== exp/umber ==
==> flow/design.v (excerpt) <==
module PMPD(
    input wire clk,
    input wire rst_n,
    input wire sclk,
    input wire mosi,
    input wire ss,
    output wire miso,            
    output wire drive
);
make LEC_CHECK=0 CAP_MARGIN=20 CORE_ASPECT_RATIO=0.5 CORE_MARGIN=2 CORE_UTILIZATION=72 CTS_CLUSTER_SIZE=47 GPL_ROUTABILITY_DRIVEN=1 PLACE_DENSITY_LB_ADDON=0.0 SETUP_SLACK_MARGIN=1.56 SLEW_MARGIN=20 finish   # period 5.33 ns
run.sh (not shown) runs the stock make flow with config.mk's settings and CLKGATE_MAP_FILE=.
No crash in exp/umber: every stage finished, but the layout fails its final checks due to negative setup slack.
#### Input delta (exp/ember over exp/umber)
- CORE_ASPECT_RATIO removed (was 0.5)
- CORE_UTILIZATION changed from 72 to 40
- GPL_ROUTABILITY_DRIVEN removed (was 1)
- SETUP_SLACK_MARGIN removed (was 1.56)
- CTS_CLUSTER_SIZE removed (was 47)
- PLACE_DENSITY_LB_ADDON removed (was 0.0)
- the clock period (ns, I/O delays scaled along) changed from 5.33 to 5.44
Notes after the runs:
Completing all stages was not enough for exp/ember: its layout failed the final checks because of negative setup slack. Cell count: exp/ember higher than exp/umber. The final reports for exp/ember and exp/umber show effective utilization at floorplan lower in the former. Compared with exp/umber, exp/ember shows proportion of power drawn by combinational gates lower by 0.2 points. exp/ember ends up with a post-layout utilization of the core that is 36 points lower than in exp/umber. Tally of clock buffers in the finished layout: exp/ember and exp/umber compared, lower one is exp/umber.
What exp/amber does differently from exp/ember at the input level:
- putting ABC_AREA at 1 where nothing was set
- putting CTS_CLUSTER_SIZE at 98 where nothing was set
- swapping 40 for 60 in CORE_UTILIZATION
- swapping 5.44 for 6.87 in the clock period (ns, I/O delays scaled along)
Notes after the runs:
exp/amber reached the final stage; the timing, design-rule and antenna checks on its layout passed.
NOTE: via count in exp/amber exceeds that of exp/ember
exp/amber gives less area overhead of the layout relative to synthesis than exp/ember did.
Summary of exp/amber over exp/ember: sequential power lower; detailed-route wire length higher; fraction of the mapped netlist area in adder cells roughly the same.
Synthesized area, exp/amber and exp/ember, higher one = exp/amber.
Final worst-path cycle share down 22 points in exp/amber wrt exp/ember
Looking at part of the total power dissipated in sequential elements, exp/amber sits above exp/ember.
> inputs changed (exp/amber -> exp/willow)
- CTS_CLUSTER_DIAMETER: unset -> 394
- CORE_UTILIZATION: 60 -> 72
- CTS_CLUSTER_SIZE: 98 -> 10
- the clock period (ns, I/O delays scaled along): 6.87 -> 4.45
--- outcome ---
In exp/willow the implementation completed, yet the final layout does not meet the checks, the culprit being negative setup slack. Diff exp/amber -> exp/willow | total internal power | up by more than a quarter. Sequential share of layout area in exp/willow is 2.0 points lower than in exp/amber. Worst hold-check path type = input pin to asynchronous set/reset pin: exp/willow; worst hold-check path type = flop to flop: exp/amber. Between exp/amber and exp/willow, the number of failing setup endpoints in the final timing report is higher for exp/willow. For the count of inserted tapcells, exp/willow came in 16% lower than exp/amber did.

* * *

PMPD again, from the RTL that the note above started with.
clock: 14.0 ns
lec_check: 0
abc_area: 0
cap_margin: 5
cell_pad_in_sites_detail_placement: 1
core_aspect_ratio: 1.22
core_margin: 2
core_utilization: 60
cts_cluster_diameter: 291
gpl_timing_driven: 0
hold_slack_margin: 0.17
min_routing_layer: met2
place_density: 0.93
setup_slack_margin: -0.83
slew_margin: 20
The starting point did not get past global routing (5_1_grt), error GRT-0116.
Then changed:
Settings changed: ABC_AREA 0 to unset, CAP_MARGIN 5 to 20, CELL_PAD_IN_SITES_DETAIL_PLACEMENT 1 to unset, CORE_ASPECT_RATIO 1.22 to unset, CORE_UTILIZATION 60 to 67, CTS_CLUSTER_DIAMETER 291 to unset, CTS_CLUSTER_SIZE set to 25, GPL_TIMING_DRIVEN 0 to unset, HOLD_SLACK_MARGIN 0.17 to unset, MIN_ROUTING_LAYER met2 to unset, PLACE_DENSITY 0.93 to unset, SETUP_SLACK_MARGIN -0.83 to unset.
Clock period 14.0 ns to 4.45 ns, I/O delays scaled along.
After rerunning:
- This time the run reached the layout checks and failed them: setup timing
- synthesized area is unchanged
- synthesized cell count is unchanged
- die size decreases by roughly a tenth
Then changed:
Settings changed: CORE_UTILIZATION 67 to 21, CTS_CLUSTER_SIZE 25 to unset.
Clock period 4.45 ns to 15.2 ns, I/O delays scaled along.
After rerunning: Now the flow completed with no timing, DRC or antenna violations; non-clock buffer count went down by 406; global-route usage went down by 16 points; wire length went down by a few percent; via count went down by a few percent; setup slack improves by 9100 ps; register-to-register slack improves by 9100 ps.
Then changed:
Settings changed: CORE_UTILIZATION 21 to 37.
Clock period 15.2 ns to 8.01 ns, I/O delays scaled along.
Cell area goes down by 2.2%; wire length goes down by 3.5%; register-to-register slack degrades by 6400 ps; total power goes up by 94%; die size goes down by 43%; setup slack degrades by 6400 ps; sequential share of layout area goes up by 1.2 points; clock-buffer cell count goes up by 15.
Then changed:
Settings changed: CORE_UTILIZATION 37 to 69, CTS_CLUSTER_SIZE set to 47, GPL_ROUTABILITY_DRIVEN set to 1, SETUP_SLACK_MARGIN set to 0.12.
Clock period 8.01 ns to 5.33 ns, I/O delays scaled along.
Now the flow completed, yet does not pass: setup timing.
Register-to-register slack gets worse by 1800 ps.
Sequential share of layout area went down by 0.75 points.
Final area went up by 1.5%.
Combinational power went up by 61%.
Clock-buffer cell count went down by 41.
Core utilization went up by 38 points.
Power went up by 46%.
Then changed:
Settings changed: CORE_UTILIZATION 69 to 17, CTS_CLUSTER_SIZE 47 to unset, GPL_ROUTABILITY_DRIVEN 1 to unset, SETUP_SLACK_MARGIN 0.12 to unset.
Clock period 5.33 ns to 13.0 ns, I/O delays scaled along.
The new run finished clean.
Design area went up by 3.4%.
Worst setup slack improves by 6400 ps.
Power came out lower by 57%.
Register-to-register slack gains 6400 ps.
Wire length shrinks by about 5.7%.
Hold slack improved by 32 ps.
Count of clock-buffer cells in the layout is higher by 53.
Area after synthesis is unchanged.
Synthesized cell count is unchanged.
Die area increases to 4.0 times its value.

* * *

Setup of run 1:
PMPD again, from the RTL that the note above started with.
==> flow/config.mk <==
export PLATFORM = sky130hd
export DESIGN_NAME = PMPD
export DESIGN_NICKNAME = PMPD
export VERILOG_FILES = /design/flow/design.v
export SDC_FILE = /design/flow/constraint.sdc
export NUM_CORES = 4
export LEC_CHECK = 0
export CAP_MARGIN = 20
export CORE_MARGIN = 9
export CORE_UTILIZATION = 22
export CTS_CLUSTER_SIZE = 47
export GPL_ROUTABILITY_DRIVEN = 1
export PLACE_DENSITY_LB_ADDON = 0.14
export SETUP_SLACK_MARGIN = 0.12
export SLEW_MARGIN = 20
==> flow/constraint.sdc <==
create_clock -name core_clock -period 5.33 [get_ports {clk}]
set_input_delay 1.0660 -clock core_clock [delete_from_list [all_inputs] [get_ports {clk}]]
set_output_delay 1.0660 -clock core_clock [all_outputs]
set_load 0.01 [all_outputs]
Run 1 ran in full, but the layout does not pass; the checks complain about negative setup slack.
Inputs modified between run 1 and run 2:
--- a/flow/config.mk
+++ b/flow/config.mk
@@ -7,0 +8 @@
+export ABC_AREA = 1
@@ -9,2 +10,2 @@
-export CORE_MARGIN = 9
-export CORE_UTILIZATION = 22
+export CORE_MARGIN = 2
+export CORE_UTILIZATION = 72
@@ -13 +14 @@
-export PLACE_DENSITY_LB_ADDON = 0.14
+export PLACE_DENSITY_LB_ADDON = 0.2
--- outcome ---
- Looking at share of total power in combinational logic across run 1 and run 2, the one that comes out higher is run 2.
- Re final worst-path cycle share: run 1 and run 2 aren't equal, and the lower value belongs to run 1.
- Completing all stages was not enough for run 2: its layout failed the final checks because of negative setup slack.
- Run 2 leaves less setup margin than run 1.
For run 3, these inputs were changed with respect to run 2:
--- a/flow/config.mk
+++ b/flow/config.mk
@@ -8 +7,0 @@
-export ABC_AREA = 1
@@ -11,5 +10 @@
-export CORE_UTILIZATION = 72
-export CTS_CLUSTER_SIZE = 47
-export GPL_ROUTABILITY_DRIVEN = 1
-export PLACE_DENSITY_LB_ADDON = 0.2
-export SETUP_SLACK_MARGIN = 0.12
+export CORE_UTILIZATION = 40
==> flow/constraint.sdc <==
create_clock -name core_clock -period 10.0 [get_ports {clk}]
set_input_delay 2.0000 -clock core_clock [delete_from_list [all_inputs] [get_ports {clk}]]
set_output_delay 2.0000 -clock core_clock [all_outputs]
set_load 0.01 [all_outputs]
## What came out
In the metrics for run 3 and run 2, the one carrying the higher synthesis-to-finish area growth is run 2.
Diff run 2 -> run 3 | synthesized cell count | decrease of 3,145
The flow did not stop early for run 3: all stages ran, and the layout cleared the timing, design-rule and antenna checks.
Relative to run 2, post-layout minimum cycle time increased by 1.17 ns in run 3.
The critical-path cell with the highest stage delay comes out sky130_fd_sc_hd__fa_1 in one run and sky130_fd_sc_hd__xor2_1 in the other, namely in run 2 and run 3 respectively.
Going from run 2 to run 3, final cell count shrank by 2,137; sum of routed wire length over all layers saw a decrease; worst clock skew on the final layout moved up; quantity of gates resized following cts lost 120.
[compare] base=run 2 new=run 3: net switching power now sits lower; critical path depth lower.
Edits applied to the flow inputs when going from run 3 to run 4:
--- a/flow/config.mk
+++ b/flow/config.mk
@@ -7,0 +8 @@
+export ABC_AREA = 0
@@ -10 +11,3 @@
-export CORE_UTILIZATION = 40
+export CORE_UTILIZATION = 72
+export CTS_CLUSTER_SIZE = 31
+export SETUP_SLACK_MARGIN = 1.4
==> flow/constraint.sdc <==
create_clock -name core_clock -period 4.91 [get_ports {clk}]
set_input_delay 0.9820 -clock core_clock [delete_from_list [all_inputs] [get_ports {clk}]]
set_output_delay 0.9820 -clock core_clock [all_outputs]
set_load 0.01 [all_outputs]
### Flow results
STATUS run=run 4 STAGES=ALL_DONE FINAL_CHECKS=FAILED CAUSE=negative setup slack. Taking run 3 as the reference, in run 4 clock share of power lost 1.8 points; non-clock buffer total of the final layout now sits higher. Delay of the slowest critical-path stage for run 4: 0.23 ns down relative to run 3.
Changes in run 5 relative to run 4:
--- a/flow/config.mk
+++ b/flow/config.mk
@@ -8 +8 @@
-export ABC_AREA = 0
+export ABC_AREA = 1
@@ -11,3 +11,2 @@
-export CORE_UTILIZATION = 72
-export CTS_CLUSTER_SIZE = 31
-export SETUP_SLACK_MARGIN = 1.4
+export CORE_UTILIZATION = 59
+export CTS_CLUSTER_SIZE = 98
==> flow/constraint.sdc <==
create_clock -name core_clock -period 6.31 [get_ports {clk}]
set_input_delay 1.2620 -clock core_clock [delete_from_list [all_inputs] [get_ports {clk}]]
set_output_delay 1.2620 -clock core_clock [all_outputs]
set_load 0.01 [all_outputs]
--- outcome ---
Area: run 5 vs run 4 -> run 5 smaller
Diff run 4 -> run 5: share of the core filled with cells fell 18 points; internal portion of total power fell about 20%; compound-gate portion of the synthesized area rose 8.2 points; area after synthesis rose about 0.5%.
Lower cell count was reported by run 4, not run 5.
Status run 5: flow complete, layout not clean - negative setup slack
Looking at clock-buffer cell count across run 4 and run 5, the one that comes out lower is run 4.
Looking at signed area change from the synthesized netlist to the final layout across run 4 and run 5, the one that comes out higher is run 4.
Setup changes, run 5 to run 6
--- a/flow/config.mk
+++ b/flow/config.mk
@@ -11,2 +11,2 @@
-export CORE_UTILIZATION = 59
-export CTS_CLUSTER_SIZE = 98
+export CORE_UTILIZATION = 40
+export CTS_CLUSTER_DIAMETER = 291
==> flow/constraint.sdc <==
create_clock -name core_clock -period 10.0 [get_ports {clk}]
set_input_delay 2.0000 -clock core_clock [delete_from_list [all_inputs] [get_ports {clk}]]
set_output_delay 2.0000 -clock core_clock [all_outputs]
set_load 0.01 [all_outputs]
### Flow results
Relative to run 5, the number of clock buffers in the layout measured on run 6 has increased slightly. Re final standard cell count with taps included and fillers excluded: run 5 was lower than run 6. Compared run 5 against run 6; hold slack within noise. Diff run 5 -> run 6: utilization after layout decreased by 21 points relative to the old numbers, endpoint required time on the critical path increased by 3.72 ns relative to the old numbers, row count increased by about 20% relative to the old numbers. Synthesis-to-layout area growth was higher in run 5 than in run 6. Both conditions hold for run 6: the flow ran to the end and the final layout passed the timing, design-rule and antenna checks. Compared with run 5, in run 6 number of antenna diodes rose by 4, total power after layout fell by 0.0088 W, cell area power density fell by about 36%.

* * *

Starting RTL as in the previous note.
clock: 8.41 ns
lec_check: 0
cap_margin: 20
core_margin: 6
core_utilization: 22
cts_cluster_size: 47
gpl_routability_driven: 1
hold_slack_margin: -0.08
place_density_lb_addon: 0.14
setup_slack_margin: 0.12
slew_margin: 20
Then changed:
Settings changed: CORE_MARGIN 6 to 2, CORE_UTILIZATION 22 to 40, CTS_CLUSTER_SIZE 47 to default, GPL_ROUTABILITY_DRIVEN 1 to default, HOLD_SLACK_MARGIN -0.08 to default, PLACE_DENSITY_LB_ADDON 0.14 to default, SETUP_SLACK_MARGIN 0.12 to default.
Clock period 8.41 ns to 8.01 ns, I/O delays scaled along.
After rerunning:
- The new run completed with no timing, DRC or antenna violations
- combinational power is about the same
- synthesized area does not change
- power drops by 0.72%
- global-route usage came out higher by 4.6 points
- via count is lower by 1.6%
- count of clock-buffer cells in the layout goes down by 53
- cell area drops by 4.0%
- register-to-register slack gets worse by 390 ps
Then changed:
Settings changed: CORE_UTILIZATION 40 to 67, CTS_CLUSTER_SIZE from default to 23.
Clock period 8.01 ns to 4.45 ns, I/O delays scaled along.
Effect: This time the run produced a layout that fails on setup timing; area after synthesis stays the same; clock-buffer cell count does not change; design area rises by 2.9%; power came out higher by 74%; routed wire length increases by 8.4%.

* * *

PMPD again, from the RTL that the note above started with.
==> flow/config.mk <==
export PLATFORM = sky130hd
export DESIGN_NAME = PMPD
export DESIGN_NICKNAME = PMPD
export VERILOG_FILES = /design/flow/design.v
export SDC_FILE = /design/flow/constraint.sdc
export NUM_CORES = 4
export LEC_CHECK = 0
export ABC_AREA = 1
export CAP_MARGIN = 20
export CORE_MARGIN = 2
export CORE_UTILIZATION = 72
export CTS_CLUSTER_DIAMETER = 397
export CTS_CLUSTER_SIZE = 10
export PLACE_DENSITY_LB_ADDON = 0.11
export SLEW_MARGIN = 20
==> flow/constraint.sdc <==
create_clock -name core_clock -period 4.72 [get_ports {clk}]
set_input_delay 0.9440 -clock core_clock [delete_from_list [all_inputs] [get_ports {clk}]]
set_output_delay 0.9440 -clock core_clock [all_outputs]
set_load 0.01 [all_outputs]
The starting point reached the layout checks and failed them: negative setup slack.
Change:
--- a/flow/config.mk
+++ b/flow/config.mk
@@ -8,3 +8,4 @@
 export ABC_AREA = 1
-export CAP_MARGIN = 20
+export CAP_MARGIN = 0
+export CORE_ASPECT_RATIO = 0.71
 export CORE_MARGIN = 2
What happened: The new run completed and failed the layout checks on negative setup slack. Maximum frequency came out lower slightly. Worst setup slack gets worse by 0.11 ns. Routed wire length shrinks by a few percent. Clock skew shrinks by 0.0094 ns. Via count drops slightly. Clock power barely changes. Total power barely changes.

* * *

== v7 ==
PMPD again, from the RTL that the note above started with.
Settings: LEC_CHECK=0, CAP_MARGIN=20, CORE_ASPECT_RATIO=0.83, CORE_MARGIN=2, CORE_UTILIZATION=67, CTS_CLUSTER_SIZE=65, HOLD_SLACK_MARGIN=0.12, PLACE_DENSITY_LB_ADDON=0.04, SLEW_MARGIN=0; clock period 7.41 ns.
Per the final summary, v7 finished and its layout is clean on timing, DRC and antenna.
Setup changes, v7 to v39
# v7
export LEC_CHECK = 0
export CAP_MARGIN = 20
export CORE_ASPECT_RATIO = 0.83
export CORE_MARGIN = 2
export CORE_UTILIZATION = 67
export CTS_CLUSTER_SIZE = 65
export HOLD_SLACK_MARGIN = 0.12
export PLACE_DENSITY_LB_ADDON = 0.04
export SLEW_MARGIN = 0
create_clock -name core_clock -period 7.41 [get_ports {clk}]
# v39
export LEC_CHECK = 0
export CAP_MARGIN = 20
export CORE_ASPECT_RATIO = 0.8
export CORE_MARGIN = 2
export CORE_UTILIZATION = 40
export SLEW_MARGIN = 35
export TNS_END_PERCENT = 25
create_clock -name core_clock -period 10.0 [get_ports {clk}]
==> comparison <==
Maximum frequency deteriorates in v39 relative to v7. Number of routed nets with antenna violations: v39 vs v7 identical. Number of clock buffers in the layout | v39 above v7. Measured against each other, v7 and v39 differ in relative area of clock buffers and inverters in the final design, the lower figure coming from v7. Most used routing layer in global routing: met2 -> v39, met1 -> v7. NOTE: fraction of power consumed by sequential logic in v39 falls short of that of v7.
Here is what was changed in the inputs of v46 compared with v39.
# v39
export LEC_CHECK = 0
export CAP_MARGIN = 20
export CORE_ASPECT_RATIO = 0.8
export CORE_MARGIN = 2
export CORE_UTILIZATION = 40
export SLEW_MARGIN = 35
export TNS_END_PERCENT = 25
create_clock -name core_clock -period 10.0 [get_ports {clk}]
# v46
export LEC_CHECK = 0
export CAP_MARGIN = 20
export CORE_ASPECT_RATIO = 0.8
export CORE_MARGIN = 2
export CORE_UTILIZATION = 30
export GPL_TIMING_DRIVEN = 0
export SLEW_MARGIN = 30
export TNS_END_PERCENT = 25
create_clock -name core_clock -period 10.0 [get_ports {clk}]
==> results <==
Any difference in clock power between v46 and v39 is small enough to ignore.
Per the comparison of v46 with v39, cell-internal power saw little to no change, total power about even.
Worst-case setup margin in the final layout on v46 is down relative to v39.
Area: v46 vs v39 -> v46 larger
On synthesized cell count, v46 and v39 are basically level.
Re worst hold slack: v46 is 0.0061 ns down on v39.
Power is estimated from default activity; no workload was simulated.
